Design WcaUpConverter, start of the top module:
module WcaUpConverter
(
	input              	clock,
	input              	reset,
	input              	enable,
	input  	wire [7:0]  	cfg,				 
	input  	wire       		strobe_cic,   	 
	input  	wire [31:0] 	phase_cordic, 	 
	input		wire [3:0]  	log2_rate,
	input	  wire			strobe_if,
	input   wire	[31:0] iq_bb_in,
	output  reg		[23:0] iq_if_out
  );
Size in the first run: roughly 9100 cells after synthesis, about 0.075 mm2 of cells after synthesis.
Settings: LEC_CHECK=0, ABC_AREA=0, CAP_MARGIN=35, CELL_PAD_IN_SITES_DETAIL_PLACEMENT=1, CELL_PAD_IN_SITES_GLOBAL_PLACEMENT=1, CORE_ASPECT_RATIO=0.54, CORE_MARGIN=4, CORE_UTILIZATION=69, CTS_CLUSTER_DIAMETER=303, GPL_ROUTABILITY_DRIVEN=1, GPL_TIMING_DRIVEN=1, MAX_ROUTING_LAYER=met5, MIN_ROUTING_LAYER=met1, PLACE_DENSITY_LB_ADDON=0.05, SETUP_SLACK_MARGIN=0.3, SLEW_MARGIN=10, TNS_END_PERCENT=85; clock period 3.0 ns.
run.sh (not shown) runs the stock make flow with config.mk's settings and CLKGATE_MAP_FILE=.
The first run did not get past global placement without I/O (FLW-0024).
Edit:
- CAP_MARGIN: 35 -> 20
- CELL_PAD_IN_SITES_DETAIL_PLACEMENT: 1 -> not set
- CELL_PAD_IN_SITES_GLOBAL_PLACEMENT: 1 -> 0
- CORE_ASPECT_RATIO: 0.54 -> not set
- CORE_MARGIN: 4 -> 2
- CORE_UTILIZATION: 69 -> 70
- CTS_CLUSTER_DIAMETER: 303 -> 373
- GPL_ROUTABILITY_DRIVEN: 1 -> not set
- GPL_TIMING_DRIVEN: 1 -> not set
- MAX_ROUTING_LAYER: met5 -> met4
- PLACE_DENSITY: not set -> 0.62
- PLACE_DENSITY_LB_ADDON: 0.05 -> not set
- SETUP_SLACK_MARGIN: 0.3 -> -0.12
- TNS_END_PERCENT: 85 -> 90
Effect: Now the flow completed and failed the layout checks on setup timing; die size is lower by about 4%; synthesized cell count stays the same; area after synthesis is unchanged.
Edit:
- CAP_MARGIN: 20 -> 5
- CELL_PAD_IN_SITES_GLOBAL_PLACEMENT: 0 -> 1
- CORE_UTILIZATION: 70 -> 69
- GPL_TIMING_DRIVEN: not set -> 0
- HOLD_SLACK_MARGIN: not set -> 0.11
- PLACE_DENSITY: 0.62 -> 0.89
- SETUP_SLACK_MARGIN: -0.12 -> 0.3
Now the flow died in global placement without I/O, error GPL-0301.
Die size came out higher by 1.4%.
Synthesized cell count stays the same.
Synthesized area stays the same.
Edit:
- ABC_AREA: 0 -> not set
- CAP_MARGIN: 5 -> 20
- CELL_PAD_IN_SITES_GLOBAL_PLACEMENT: 1 -> not set
- CORE_UTILIZATION: 69 -> 40
- CTS_CLUSTER_DIAMETER: 373 -> not set
- GPL_TIMING_DRIVEN: 0 -> not set
- HOLD_SLACK_MARGIN: 0.11 -> not set
- MAX_ROUTING_LAYER: met4 -> not set
- MIN_ROUTING_LAYER: met1 -> not set
- PLACE_DENSITY: 0.89 -> not set
- SETUP_SLACK_MARGIN: 0.3 -> not set
- SLEW_MARGIN: 10 -> 20
- TNS_END_PERCENT: 90 -> not set
- clock period: 3.0 -> 8.0 ns (I/O delays scaled with it)
Result: The new run produced a clean layout. Synthesized area stays the same. Die area went up by 72%. Synthesized cell count is unchanged.

========
WcaUpConverter again, from the RTL that the note above started with.
==> flow/config.mk <==
export PLATFORM = sky130hd
export DESIGN_NAME = WcaUpConverter
export DESIGN_NICKNAME = WcaUpConverter
export VERILOG_FILES = /design/flow/design.v
export SDC_FILE = /design/flow/constraint.sdc
export NUM_CORES = 4
export LEC_CHECK = 0
export ABC_AREA = 0
export CAP_MARGIN = 20
export CELL_PAD_IN_SITES_GLOBAL_PLACEMENT = 1
export CORE_MARGIN = 2
export CORE_UTILIZATION = 67
export CTS_CLUSTER_DIAMETER = 373
export CTS_CLUSTER_SIZE = 98
export MAX_ROUTING_LAYER = met4
export MIN_ROUTING_LAYER = met1
export SETUP_SLACK_MARGIN = 0.8
export SLEW_MARGIN = 10
export TNS_END_PERCENT = 90
==> flow/constraint.sdc <==
create_clock -name core_clock -period 3.0 [get_ports {clock}]
set_input_delay 0.6000 -clock core_clock [delete_from_list [all_inputs] [get_ports {clock}]]
set_output_delay 0.6000 -clock core_clock [all_outputs]
set_load 0.01 [all_outputs]
The baseline failed in global placement without I/O (3_1_place_gp_skip_io), error GPL-0301.
Change:
ABC_AREA = unset   (was 0)
CELL_PAD_IN_SITES_GLOBAL_PLACEMENT = unset   (was 1)
CORE_UTILIZATION = 72   (was 67)
CTS_CLUSTER_DIAMETER = unset   (was 373)
CTS_CLUSTER_SIZE = unset   (was 98)
MAX_ROUTING_LAYER = unset   (was met4)
MIN_ROUTING_LAYER = unset   (was met1)
PLACE_DENSITY = 0.69   (was unset)
SETUP_SLACK_MARGIN = 0.2   (was 0.8)
SLEW_MARGIN = 20   (was 10)
TNS_END_PERCENT = unset   (was 90)
clock period = 3.28 ns   (was 3.0 ns; I/O delays follow)
Effect: The new run completed, yet does not pass: setup timing; synthesized cell count stays the same; die area drops by a few percent; synthesized area is unchanged.
Change:
CAP_MARGIN = 15   (was 20)
PLACE_DENSITY = 0.65   (was 0.69)
SETUP_SLACK_MARGIN = 0.43   (was 0.2)
clock period = 2.95 ns   (was 3.28 ns; I/O delays follow)
Now the flow never finished: it broke off in global routing (5_1_grt).
Area after synthesis does not change.
Die size does not change.
Synthesized cell count does not change.
Change:
CAP_MARGIN = 20   (was 15)
CTS_CLUSTER_SIZE = 10   (was unset)
PLACE_DENSITY = unset   (was 0.65)
SETUP_SLACK_MARGIN = 1.12   (was 0.43)
TNS_END_PERCENT = 10   (was unset)
clock period = 3.75 ns   (was 2.95 ns; I/O delays follow)
After rerunning: With this change the flow went through all stages and came out clean; die area does not change; area after synthesis stays the same; synthesized cell count does not change.
Change:
CORE_UTILIZATION = 31   (was 72)
CTS_CLUSTER_SIZE = unset   (was 10)
SETUP_SLACK_MARGIN = unset   (was 1.12)
TNS_END_PERCENT = unset   (was 10)
clock period = 5.3 ns   (was 3.75 ns; I/O delays follow)
Outcome:
- The new run completed with no timing, DRC or antenna violations
- power shrinks by 36%
- first-iteration DRC count drops by 45%
- synthesized cell count stays the same
- clock-buffer cell count increases by 2
- via count drops by 12%
- design area is lower by 3.9%
- area after synthesis is unchanged
- sequential share of layout area climbs by 0.83 points

========
Starting RTL as in the previous note.
make LEC_CHECK=0 CAP_MARGIN=10 CELL_PAD_IN_SITES_DETAIL_PLACEMENT=2 CELL_PAD_IN_SITES_GLOBAL_PLACEMENT=1 CORE_ASPECT_RATIO=1.7 CORE_MARGIN=5 CORE_UTILIZATION=64 CTS_CLUSTER_DIAMETER=240 CTS_CLUSTER_SIZE=35 GPL_ROUTABILITY_DRIVEN=0 MIN_ROUTING_LAYER=met2 SLEW_MARGIN=30 finish   # period 8.0 ns
The starting point stopped in 3_5_place_dp with DPL-0033.
==> next run, changes <==
- CAP_MARGIN: 10 -> 20
- CELL_PAD_IN_SITES_DETAIL_PLACEMENT: 2 -> default
- CELL_PAD_IN_SITES_GLOBAL_PLACEMENT: 1 -> default
- CORE_ASPECT_RATIO: 1.7 -> default
- CORE_MARGIN: 5 -> 2
- CORE_UTILIZATION: 64 -> 72
- CTS_CLUSTER_DIAMETER: 240 -> default
- CTS_CLUSTER_SIZE: 35 -> default
- GPL_ROUTABILITY_DRIVEN: 0 -> default
- MIN_ROUTING_LAYER: met2 -> default
- PLACE_DENSITY: default -> 0.64
- SETUP_SLACK_MARGIN: default -> -0.22
- SLEW_MARGIN: 30 -> 20
- clock period: 8.0 -> 2.95 ns (I/O delays scaled with it)
The new run finished but failed the layout checks on setup timing.
Die size went down by 14%.
Area after synthesis does not change.
Synthesized cell count stays the same.
==> next run, changes <==
- CAP_MARGIN: 20 -> 40
- SETUP_SLACK_MARGIN: -0.22 -> 0.67
=>
- The changed run died in 5_1_grt
- die size is unchanged
- area after synthesis does not change
- synthesized cell count is unchanged
==> next run, changes <==
- CAP_MARGIN: 40 -> 20
- CORE_UTILIZATION: 72 -> 40
- PLACE_DENSITY: 0.64 -> default
- SETUP_SLACK_MARGIN: 0.67 -> default
- clock period: 2.95 -> 5.3 ns (I/O delays scaled with it)
- The new run produced a clean layout
- synthesized cell count stays the same
- die size goes up by about 80%
- synthesized area is unchanged

========
== maple ==
WcaUpConverter again, from the RTL that the note above started with.
// WcaUpConverter
module WcaUpConverter
(
	input              	clock,
	input              	reset,
	input              	enable,
	input  	wire [7:0]  	cfg,				 
	input  	wire       		strobe_cic,   	 
	input  	wire [31:0] 	phase_cordic, 	 
	input		wire [3:0]  	log2_rate,
	input	  wire			strobe_if,
	input   wire	[31:0] iq_bb_in,
	output  reg		[23:0] iq_if_out
  );
clock: 8.0 ns
lec_check: 0
cap_margin: 20
cell_pad_in_sites_detail_placement: 1
cell_pad_in_sites_global_placement: 1
core_margin: 6
core_utilization: 33
cts_cluster_diameter: 240
min_routing_layer: met2
slew_margin: 20
maple: no failed stages, no open violations at the end
Relative to maple, the following input files were edited for onyx:
- ABC_AREA: unset -> 1
- CORE_UTILIZATION: 33 -> 68
- CELL_PAD_IN_SITES_DETAIL_PLACEMENT: 1 -> unset
- MIN_ROUTING_LAYER: met2 -> unset
- CORE_MARGIN: 6 -> 2
- SETUP_SLACK_MARGIN: unset -> 1.66
- CELL_PAD_IN_SITES_GLOBAL_PLACEMENT: 1 -> unset
- CTS_CLUSTER_DIAMETER: 240 -> unset
- the clock period (ns, I/O delays scaled along): 8.0 -> 8.19
==> comparison <==
Looking at the reports, onyx completed the entire flow and the layout it produced met the timing, DRC and antenna checks. Taking maple as the reference, in onyx routed metal-1 wirelength up 100000 um, number of antenna violations at the first check in global routing up 7, core utilization up 36 points. NOTE post-route cell area maple->onyx increased by more than 10%. [compare] base=maple new=onyx: synthesized cell area went up 13000 sq um; chip width went down about 25%. Taking onyx as 1.0, maple lands at 1.3 on power after layout. onyx has tapcell count below what maple had.
Edits applied to the flow inputs when going from onyx to lagoon:
- clearing ABC_AREA, which used to be 1
- clearing SETUP_SLACK_MARGIN, which used to be 1.66
- swapping 68 for 33 in CORE_UTILIZATION
- putting CTS_CLUSTER_DIAMETER at 79 where nothing was set
- swapping 8.19 for 8.0 in the clock period (ns, I/O delays scaled along)
==> comparison <==
Slew at the pin with the worst max-slew slack, lagoon and onyx: larger value in onyx
Every stage of the flow completed for lagoon, and the final layout passed the timing, DRC and antenna checks.
lagoon ends up with a sequential cell area share that is 3.3 points higher than in onyx.
Of lagoon and onyx, onyx shows the lower non-clock buffer count, with lagoon above it.
Input-level comparison between willow and lagoon:
- changing CAP_MARGIN from 20 to 10
- setting MIN_ROUTING_LAYER to met2 for the first time
- setting CORE_ASPECT_RATIO to 0.93 for the first time
- setting GPL_ROUTABILITY_DRIVEN to 0 for the first time
- setting CELL_PAD_IN_SITES_GLOBAL_PLACEMENT to 1 for the first time
- changing CTS_CLUSTER_DIAMETER from 79 to 240
- changing CORE_UTILIZATION from 33 to 64
- changing CORE_MARGIN from 2 to 5
- setting CELL_PAD_IN_SITES_DETAIL_PLACEMENT to 2 for the first time
==> results <==
- Number of cells in Yosys stat: lagoon vs willow identical
- willow | ERROR | 3_5_place_dp
- On floorplan row count, the higher figure sits with lagoon, not willow.
- Lower x dimension of the die goes to willow over lagoon.
- Core utilization before placement ended up 31 points higher on willow than on lagoon.
The inputs of violet differ from those of willow as listed below.
- CELL_PAD_IN_SITES_GLOBAL_PLACEMENT removed (was 1)
- MIN_ROUTING_LAYER removed (was met2)
- CTS_CLUSTER_SIZE newly set to 10
- CORE_UTILIZATION changed from 64 to 72
- CELL_PAD_IN_SITES_DETAIL_PLACEMENT removed (was 2)
- CAP_MARGIN changed from 10 to 20
- CORE_ASPECT_RATIO removed (was 0.93)
- CORE_MARGIN changed from 5 to 2
- GPL_ROUTABILITY_DRIVEN removed (was 0)
- CTS_CLUSTER_DIAMETER removed (was 240)
- the clock period (ns, I/O delays scaled along) changed from 8.0 to 3.75
Results
- violet completed; timing, DRC and antenna clean
- Post-synth net total: willow vs violet — no meaningful difference
- violet vs willow: x dimension of the die down in violet
- As far as xor/xnor share of the synthesized area goes, violet and willow are indistinguishable; the numbers are identical.
- Per the comparison of violet with willow, post-synthesis instance total has remained practically unchanged, die area has decreased, initial cell density of the core has increased, die outline height has decreased, placement row count has decreased.
Power figures rest on the tool's default switching activity, not on a simulated workload.
